Design Cfu, start of the top module:
module Cfu (
    input               cmd_valid,
    output              cmd_ready,
    input      [9:0]    cmd_payload_function_id,
    input      [31:0]   cmd_payload_inputs_0,
    input      [31:0]   cmd_payload_inputs_1,
    output reg          rsp_valid,
    input               rsp_ready,
    output reg [31:0]   rsp_payload_outputs_0,
    input               reset,
    input               clk
);
    reg signed [31:0] InputOffset, FilterOffset;
    reg signed [31:0] accumulator;  
    reg signed [31:0] acc0, acc1, acc2, acc3;
    reg [31:0] global_input;
    wire [31:0] simd_input = (cmd_payload_function_id[9:3] == 7'd0) ? cmd_payload_inputs_0 : global_input;
    wire [31:0] simd_filter = (cmd_payload_function_id[9:3] == 7'd0) ? cmd_payload_inputs_1 : cmd_payload_inputs_0;
    wire signed [31:0] prod_0, prod_1, prod_2, prod_3;
    assign prod_0 = ($signed(simd_input[7 : 0]) + InputOffset) * ($signed(simd_filter[7 : 0]) + FilterOffset);
    assign prod_1 = ($signed(simd_input[15: 8]) + InputOffset) * ($signed(simd_filter[15: 8]) + FilterOffset);
  ...
Size: about 14000 cells after synthesis, ~290 flip-flops, ~0.10 mm2 of cells after synthesis.
Settings: LEC_CHECK=0, ABC_AREA=1, CAP_MARGIN=0, CORE_MARGIN=2, CORE_UTILIZATION=72, CTS_CLUSTER_DIAMETER=320, CTS_CLUSTER_SIZE=11, PLACE_DENSITY=0.37, SLEW_MARGIN=20, TNS_END_PERCENT=5; clock period 8.04 ns.
run.sh (not shown) runs the stock make flow with config.mk's settings and CLKGATE_MAP_FILE=.
The first run died in global routing.
Rerun with:
- CAP_MARGIN: 0 -> 20
- CORE_ASPECT_RATIO: not set -> 0.5
- CTS_CLUSTER_DIAMETER: 320 -> not set
- CTS_CLUSTER_SIZE: 11 -> 10
- clock period: 8.04 -> 5.89 ns (I/O delays scaled with it)
The changed run aborted during global routing (GRT-0116).
Die size barely changes.
Area after synthesis stays the same.
Synthesized cell count stays the same.

Cfu again, from the RTL that the note above started with.
Settings: LEC_CHECK=0, ABC_AREA=1, CAP_MARGIN=20, CELL_PAD_IN_SITES_DETAIL_PLACEMENT=2, CELL_PAD_IN_SITES_GLOBAL_PLACEMENT=2, CORE_MARGIN=10, CORE_UTILIZATION=51, CTS_CLUSTER_SIZE=11, GPL_TIMING_DRIVEN=0, MAX_ROUTING_LAYER=met4, MIN_ROUTING_LAYER=met2, SETUP_SLACK_MARGIN=4.05, SLEW_MARGIN=25; clock period 20.0 ns.
The starting point aborted during detailed placement (3_5_place_dp).
Next try:
- ABC_AREA: 1 -> default
- CELL_PAD_IN_SITES_DETAIL_PLACEMENT: 2 -> default
- CELL_PAD_IN_SITES_GLOBAL_PLACEMENT: 2 -> default
- CORE_MARGIN: 10 -> 2
- CORE_UTILIZATION: 51 -> 40
- CTS_CLUSTER_SIZE: 11 -> default
- GPL_TIMING_DRIVEN: 0 -> default
- MAX_ROUTING_LAYER: met4 -> default
- MIN_ROUTING_LAYER: met2 -> default
- SETUP_SLACK_MARGIN: 4.05 -> default
- SLEW_MARGIN: 25 -> 20
The changed run finished clean.
Die area is higher by 13%.
Area after synthesis went down by about 4.5%.
Synthesized cell count fell by 18%.
Next try:
- ABC_AREA: default -> 1
- CELL_PAD_IN_SITES_DETAIL_PLACEMENT: default -> 1
- CELL_PAD_IN_SITES_GLOBAL_PLACEMENT: default -> 2
- CORE_ASPECT_RATIO: default -> 0.63
- CORE_MARGIN: 2 -> 10
- CORE_UTILIZATION: 40 -> 29
- CTS_CLUSTER_SIZE: default -> 11
- GPL_ROUTABILITY_DRIVEN: default -> 0
- GPL_TIMING_DRIVEN: default -> 0
- HOLD_SLACK_MARGIN: default -> 0.09
- MAX_ROUTING_LAYER: default -> met4
- MIN_ROUTING_LAYER: default -> met2
- PLACE_DENSITY_LB_ADDON: default -> 0.18
- SETUP_SLACK_MARGIN: default -> 4.05
- SLEW_MARGIN: 20 -> 25
After rerunning: Now the flow aborted during global routing (5_1_grt) (GRT-0116). Die size increases by 52%. Synthesized cell count increases by 21%. Area after synthesis increases by 4.7%.
Next try:
- ABC_AREA: 1 -> default
- CELL_PAD_IN_SITES_DETAIL_PLACEMENT: 1 -> default
- CELL_PAD_IN_SITES_GLOBAL_PLACEMENT: 2 -> default
- CORE_ASPECT_RATIO: 0.63 -> default
- CORE_MARGIN: 10 -> 2
- CORE_UTILIZATION: 29 -> 23
- CTS_CLUSTER_SIZE: 11 -> default
- GPL_ROUTABILITY_DRIVEN: 0 -> default
- GPL_TIMING_DRIVEN: 0 -> default
- HOLD_SLACK_MARGIN: 0.09 -> -0.06
- MIN_ROUTING_LAYER: met2 -> default
- PLACE_DENSITY_LB_ADDON: 0.18 -> default
- SETUP_SLACK_MARGIN: 4.05 -> default
- SLEW_MARGIN: 25 -> 20
The new run finished clean.
Synthesized area falls by 4.5%.
Die area climbs by 14%.
Synthesized cell count drops by 18%.
Next try:
- CORE_UTILIZATION: 23 -> 66
- HOLD_SLACK_MARGIN: -0.06 -> default
- MAX_ROUTING_LAYER: met4 -> default
- clock period: 20.0 -> 15.6 ns (I/O delays scaled with it)
What happened: Now the flow completed, yet does not pass: negative setup slack. Worst setup slack is worse by 1.5 ns. Worst hold slack is better by 0.013 ns. Global-route usage is higher by 35 points. Utilization is higher by 57 points.
Next try:
- CORE_UTILIZATION: 66 -> 54
- clock period: 15.6 -> 19.7 ns (I/O delays scaled with it)
Effect: The changed run passed the timing, DRC and antenna checks; via count fell by 13%; clock power came out lower by 8.9%; design area went down by 12%.

Starting RTL as in the previous note.
make LEC_CHECK=0 CAP_MARGIN=30 CELL_PAD_IN_SITES_DETAIL_PLACEMENT=2 CORE_MARGIN=2 CORE_UTILIZATION=46 CTS_CLUSTER_SIZE=22 GPL_TIMING_DRIVEN=0 HOLD_SLACK_MARGIN=-0.05 MIN_ROUTING_LAYER=met1 PLACE_DENSITY=0.44 SETUP_SLACK_MARGIN=1.86 SLEW_MARGIN=20 finish   # period 18.0 ns
The baseline failed in global routing (GRT-0232).
Edit:
Settings changed: CAP_MARGIN 30 to 20, CELL_PAD_IN_SITES_DETAIL_PLACEMENT 2 to unset, CORE_UTILIZATION 46 to 40, CTS_CLUSTER_SIZE 22 to unset, GPL_TIMING_DRIVEN 0 to unset, HOLD_SLACK_MARGIN -0.05 to unset, MIN_ROUTING_LAYER met1 to unset, PLACE_DENSITY 0.44 to unset, SETUP_SLACK_MARGIN 1.86 to unset.
Clock period 18.0 ns to 19.7 ns, I/O delays scaled along.
With this change the flow went through all stages and came out clean. Synthesized cell count is unchanged. Area after synthesis is unchanged. Die area rose by about a fifth.
Edit:
Settings changed: ABC_AREA set to 1, CORE_UTILIZATION 40 to 72, CTS_CLUSTER_SIZE set to 11, PLACE_DENSITY set to 0.37, TNS_END_PERCENT set to 5.
Clock period 19.7 ns to 8.04 ns, I/O delays scaled along.
This time the run failed in global routing.
Synthesized cell count climbs by 21%.
Die size drops by 42%.
Area after synthesis climbs by 4.7%.
Edit:
Settings changed: CTS_CLUSTER_SIZE 11 to 99, PLACE_DENSITY 0.37 to unset, TNS_END_PERCENT 5 to unset.
Clock period 8.04 ns to 7.8 ns, I/O delays scaled along.
Effect: The changed run stopped in global routing; die size does not change; area after synthesis stays the same; synthesized cell count is unchanged.
Power and IR drop assume default switching activity.
